run 1:
// top_logic
module top_logic(  
		clk,
		rst,
		frz,
		level,
		Dout,
		vsync,
		hsync,
		VGA_R,
		VGA_G,
		VGA_B,
		BTNU,
		BTND,
		BTNL,
		BTNR,
        seven_seg,
        sel,
        pattern_select,
         I_spi_miso,
         O_spi_sck,
         O_spi_cs,
         O_spi_mosi
);
Size: about 14000 cells after synthesis, about 300 flip-flops, roughly 48 I/O pins, about 110000 um2 of cells after synthesis.
Settings: LEC_CHECK=0, ABC_AREA=1, CAP_MARGIN=20, CORE_MARGIN=2, CORE_UTILIZATION=72, CTS_CLUSTER_DIAMETER=94, CTS_CLUSTER_SIZE=15, MAX_ROUTING_LAYER=met4, PLACE_DENSITY_LB_ADDON=0.02, SETUP_SLACK_MARGIN=-0.68, SLEW_MARGIN=20; clock period 11.6 ns.
run.sh (not shown) runs the stock make flow with config.mk's settings and CLKGATE_MAP_FILE=.
Run 1: flow complete, layout not clean; failing: setup timing
What run 2 does differently from run 1 at the input level:
# run 1
export LEC_CHECK = 0
export ABC_AREA = 1
export CAP_MARGIN = 20
export CORE_MARGIN = 2
export CORE_UTILIZATION = 72
export CTS_CLUSTER_DIAMETER = 94
export CTS_CLUSTER_SIZE = 15
export MAX_ROUTING_LAYER = met4
export PLACE_DENSITY_LB_ADDON = 0.02
export SETUP_SLACK_MARGIN = -0.68
export SLEW_MARGIN = 20
create_clock -name core_clock -period 11.6 [get_ports {clk}]
# run 2
export LEC_CHECK = 0
export CAP_MARGIN = 20
export CORE_MARGIN = 2
export CORE_UTILIZATION = 8
export SLEW_MARGIN = 20
create_clock -name core_clock -period 21.0 [get_ports {clk}]
Findings:
Run 2: flow completed, timing, DRC and antenna clean. Distinct cell type count of the synthesized netlist (run 2 / run 1): 1.4. Run 1 was smaller in final cell area than run 2. The setup slack of run 2 is larger than that of run 1. Summary of run 2 over run 1: max-slew violation total from the final report neither gained nor lost much; met3 global-route usage lost 8.3 points. Run 2 vs run 1 — buffering overhead dropped 3.8 points.
What run 3 does differently from run 2 at the input level:
# run 2
export LEC_CHECK = 0
export CAP_MARGIN = 20
export CORE_MARGIN = 2
export CORE_UTILIZATION = 8
export SLEW_MARGIN = 20
create_clock -name core_clock -period 21.0 [get_ports {clk}]
# run 3
export LEC_CHECK = 0
export CAP_MARGIN = 20
export CORE_MARGIN = 2
export CORE_UTILIZATION = 63
export SETUP_SLACK_MARGIN = 3.95
export SLEW_MARGIN = 20
create_clock -name core_clock -period 14.8 [get_ports {clk}]
Notes after the runs:
- Relative to run 2, final period demand of the worst path has gone down in run 3.
- Looking only at transition time at the pin with the least slew margin, and setting everything else aside, the higher value of run 2 and run 3 goes to run 2.
- Setup slack in run 3 is smaller than in run 2.
- Area after synthesis: run 2 vs run 3 — no meaningful difference
- Compared with run 2, run 3 shows a higher post-detailed-route wirelength per cell.
- Run 3 ended up with fa_1 as its highest-delay cell along the critical path; run 2 ended up with dfxtp_1.
- Of run 2 and run 3, the lower clock network contribution to total cell area belongs to run 2.
- Worst hold slack of run 3 is on par with run 2.
The inputs of run 4 differ from those of run 3 as listed below.
# run 3
export LEC_CHECK = 0
export CAP_MARGIN = 20
export CORE_MARGIN = 2
export CORE_UTILIZATION = 63
export SETUP_SLACK_MARGIN = 3.95
export SLEW_MARGIN = 20
create_clock -name core_clock -period 14.8 [get_ports {clk}]
# run 4
export LEC_CHECK = 0
export ABC_AREA = 1
export CAP_MARGIN = 20
export CORE_MARGIN = 2
export CORE_UTILIZATION = 72
export CTS_CLUSTER_DIAMETER = 324
export CTS_CLUSTER_SIZE = 95
export SLEW_MARGIN = 20
export TNS_END_PERCENT = 40
create_clock -name core_clock -period 7.37 [get_ports {clk}]
### Flow results
Run 4 did not finish: a tool error stopped it during global routing (5_1_grt).
Run 3: no failed stages, no open violations at the end
Compared with run 3, in run 4 synthesized area divided by synthesized cell count shrank by 0.90 um2, floorplan row count shows a reduction of 6, horizontal die dimension went down by about 4%, multiplexer share of the synthesized area shrank by 0.46 points.
Compared run 4 vs run 3, and count of placed standard cells including taps is up in run 4.
On cell area after technology mapping: between run 4 and run 3, it ends up lower for run 3.
NOTE instance area at placement run 3->run 4 increased by more than 10%
Run 4 ended with more chip area in the Yosys report than run 3.
Diff run 4 and run 3: post-CTS setup repair buffer count lower in run 4
Sort run 4 and run 3 by floorplan core area desc -> top: run 3
In the tables for run 4 and run 3, chip area reads lower with run 4.
Modified inputs, run 5 compared to run 4
# run 4
export LEC_CHECK = 0
export ABC_AREA = 1
export CAP_MARGIN = 20
export CORE_MARGIN = 2
export CORE_UTILIZATION = 72
export CTS_CLUSTER_DIAMETER = 324
export CTS_CLUSTER_SIZE = 95
export SLEW_MARGIN = 20
export TNS_END_PERCENT = 40
create_clock -name core_clock -period 7.37 [get_ports {clk}]
# run 5
export LEC_CHECK = 0
export CAP_MARGIN = 30
export CORE_MARGIN = 2
export CORE_UTILIZATION = 72
export SLEW_MARGIN = 20
create_clock -name core_clock -period 12.9 [get_ports {clk}]
Notes after the runs:
In the floorplan summary, run 5 is listed with a die area less than that of run 4.
Run 5 -> stages 100% | layout checks FAIL | setup timing
Run 4: GRT-0232 in global routing (5_1_grt) -> run aborted
On run 5: row count is 3 lower than what run 4 gave.
Going from run 4 to run 5, post-synth design cell area went down about 4.6%, sequential cell area fraction in the yosys report rose by 0.26 points.
The inputs of run 6 differ from those of run 5 as listed below.
# run 5
export LEC_CHECK = 0
export CAP_MARGIN = 30
export CORE_MARGIN = 2
export CORE_UTILIZATION = 72
export SLEW_MARGIN = 20
create_clock -name core_clock -period 12.9 [get_ports {clk}]
# run 6
export LEC_CHECK = 0
export CAP_MARGIN = 20
export CORE_MARGIN = 2
export CORE_UTILIZATION = 40
export SLEW_MARGIN = 20
create_clock -name core_clock -period 16.9 [get_ports {clk}]
Run 6: all stages complete, timing, DRC and antenna checks passed. [compare] base=run 5 new=run 6: global-route usage down 19 points; number of buffers inserted during clock tree synthesis up 2. In the final design statistics, run 6 uses more standard cells in total than run 5.
